== lane 1 ==
## bridge_top
module bridge_top(hclk,hresetn,hwrite,haddr,hwdata,hreadyin,htrans,prdata,pwrite,penable,psel,paddr,pwdata,hrdata,hr_readyout,hresp);
clock: 4.0 ns
lec_check: 0
cap_margin: 10
core_aspect_ratio: 0.58
core_margin: 2
core_utilization: 29
cts_cluster_size: 13
gpl_routability_driven: 0
place_density: 0.88
slew_margin: 40
tns_end_percent: 35
run.sh (not shown) runs the stock make flow with config.mk's settings and CLKGATE_MAP_FILE=.
Lane 1 was carried through to the last stage, and its layout satisfied the timing, design-rule and antenna checks.
### lane 1 -> lane 2
- a change of CORE_UTILIZATION from 29 to 64
- a deleted CORE_ASPECT_RATIO that had been 0.58
- a deleted TNS_END_PERCENT that had been 35
- a change of CTS_CLUSTER_SIZE from 13 to 100
- a change of SLEW_MARGIN from 40 to 20
- a deleted PLACE_DENSITY that had been 0.88
- an added ABC_AREA of 1
- a change of CAP_MARGIN from 10 to 20
- a deleted GPL_ROUTABILITY_DRIVEN that had been 0
- a change of the clock period (ns, I/O delays scaled along) from 4.0 to 3.03
## What came out
In lane 2, the proportion of final cell area spent on non-clock buffers came out 0.28 points above the value in lane 1. Relative to lane 1, depth of the most critical reg-to-reg path has gone up in lane 2. A worst setup path endpoint of apb_c.paddr[16] is what lane 2 shows, while apb_c.paddr[23] belongs to lane 1. Between lane 1 and lane 2, cell area increased. Diff lane 1 -> lane 2 | power of the clock network | up by more than a quarter.
Setup changes, lane 2 to lane 3
- ABC_AREA: 1 -> unset
- CTS_CLUSTER_SIZE: 100 -> unset
- CORE_UTILIZATION: 64 -> 15
- the clock period (ns, I/O delays scaled along): 3.03 -> 6.13
[summary]
Lane 3 vs lane 2, worst slack after detailed placement went up by 1.91 ns.
Number of well taps in lane 3 is 968 higher than in lane 2
Hold slack delta for lane 3 relative to lane 2: 0.026 ns higher
Summary: least setup slack across all paths after layout, lane 3 better than lane 2
From lane 2 to lane 3 the numbers moved as follows: met2 demand-to-capacity share in global routing shows a reduction of 40 points; post-layout instance count excluding filler cells rose by 84.
Input-level comparison between lane 4 and lane 3:
- changing CAP_MARGIN from 20 to 10
- changing CORE_UTILIZATION from 15 to 29
- setting CORE_ASPECT_RATIO to 0.58 for the first time
- setting TNS_END_PERCENT to 35 for the first time
- setting GPL_ROUTABILITY_DRIVEN to 0 for the first time
- changing the clock period (ns, I/O delays scaled along) from 6.13 to 4.0
==> results <==
Diff lane 3..lane 4 | post-synthesis share of cell area spent on xor and xnor gates | unchanged. Per the comparison of lane 4 with lane 3, setup slack of the most critical reg-to-reg path lower; layout overhead on the synthesized area went down; design area decreased about 4%; portion of the clock cycle consumed by the worst path in the final layout +25 points; maximum number of pins on one net before global-route repair -31%. Diff lane 3 -> lane 4 | number of cell rows | down by more than a quarter. Looking only at met2 usage, and setting everything else aside, the lower value of lane 3 and lane 4 goes to lane 3. The final worst-path setup slack of lane 4 falls short of that of lane 3 by 1.89 ns. Looking only at number of standard cells in the final layout excluding fillers, and setting everything else aside, the lower value of lane 3 and lane 4 goes to lane 4. In the flow results for lane 3 and lane 4, the via count is smaller on lane 3.

========
Setup of run 1:
Starting RTL as in the previous note.
make LEC_CHECK=0 CAP_MARGIN=20 CORE_MARGIN=2 CORE_UTILIZATION=40 SLEW_MARGIN=20 finish   # period 3.05 ns
> inputs changed (run 1 -> run 2)
Settings: CORE_UTILIZATION changed from 40 to 72; CTS_CLUSTER_DIAMETER newly set to 105; the clock period (ns, I/O delays scaled along) changed from 3.05 to 1.98.
==> comparison <==
Ran to the end and failed final checks on negative setup slack: run 2.
Between run 2 and run 1, power per unit of standard cell area is lower for run 1, run 2 comes in above that.
Going from run 1 to run 2, the cell-internal power was found to have gone up by 52%.
Diff run 1 -> run 2: utilization went up by 44 points; final setup slack of the worst path went down by 530 ps; leakage component of the power went up by about 9%.

========
bridge_top again, from the RTL that the note above started with.
export LEC_CHECK = 0
export ABC_AREA = 1
export CAP_MARGIN = 20
export CORE_MARGIN = 2
export CORE_UTILIZATION = 72
export PLACE_DENSITY = 0.38
export SLEW_MARGIN = 20
export TNS_END_PERCENT = 10
create_clock -name core_clock -period 3.6 [get_ports {hclk}]
The baseline produced a clean layout.
Change:
- ABC_AREA: 1 -> not set
- CORE_UTILIZATION: 72 -> 66
- PLACE_DENSITY: 0.38 -> not set
- TNS_END_PERCENT: 10 -> not set
- clock period: 3.6 -> 2.45 ns (I/O delays scaled with it)
Worst setup slack is worse by 0.81 ns; power is higher by about 43%; utilization is lower by 5.1 points; routed wire length is lower by 12%; worst hold slack is worse by 0.14 ns; final area is lower by 3.4%; die size is higher by 2.2%; global-route usage is lower by 5.2 points; final cell count is lower by about 30%; combinational power is higher by 38%.
Change:
- CAP_MARGIN: 20 -> 15
- CORE_UTILIZATION: 66 -> 72
- clock period: 2.45 -> 2.36 ns (I/O delays scaled with it)
Effect: The new run completed with no timing, DRC or antenna violations; total power rises by about 4%; clock skew barely changes; cell count falls by about 1%; core utilization rises by 8.3 points; via count rises by about 2.7%; final area barely changes; synthesized cell count does not change; sequential cell count is unchanged; synthesized area is unchanged; setup slack gets worse by 0.072 ns; register-to-register slack gets worse by 0.16 ns.
Change:
- CORE_UTILIZATION: 72 -> 67
- CTS_CLUSTER_DIAMETER: not set -> 238
- GPL_ROUTABILITY_DRIVEN: not set -> 1
- MAX_ROUTING_LAYER: not set -> met4
- clock period: 2.36 -> 1.89 ns (I/O delays scaled with it)
The new run finished but fails on setup timing.
Clock skew barely changes.
Total power came out higher by a quarter to a third.
Final cell count rose by a few percent.
Non-clock buffer count is higher by 79.
Setup slack gets worse by 0.18 ns.
Final area came out higher by a little under a tenth.
Core utilization went up by 0.25 points.
Via count increases by a few percent.
Register-to-register slack loses 0.24 ns.
Change:
- CORE_UTILIZATION: 67 -> 72
- CTS_CLUSTER_DIAMETER: 238 -> not set
- GPL_ROUTABILITY_DRIVEN: 1 -> not set
- MAX_ROUTING_LAYER: met4 -> not set
- SETUP_SLACK_MARGIN: not set -> 0.24
- clock period: 1.89 -> 3.16 ns (I/O delays scaled with it)
Result: With this change the flow passed the timing, design-rule and antenna checks; sequential power went down by about 40%; setup slack gains 0.58 ns; area after synthesis is unchanged; worst hold slack improves by 0.35 ns; die size went down by about 7%; power decreases by 42%; via count drops by 6.0%; cell count decreases by 6.0%; fmax decreases by 25%; routed wire length decreases by about 12%; global-route usage goes down by 1.2 points.
Change:
- CAP_MARGIN: 15 -> 20
- CORE_UTILIZATION: 72 -> 64
- SETUP_SLACK_MARGIN: 0.24 -> not set
- clock period: 3.16 -> 4.74 ns (I/O delays scaled with it)
=>
- setup slack improved by 1.0 ns
- total power goes down by 32%
- design area goes down by 0.83%
- fmax falls by 18%
- combinational power drops by 36%
- flip-flop count stays the same
Power and IR drop assume default switching activity.
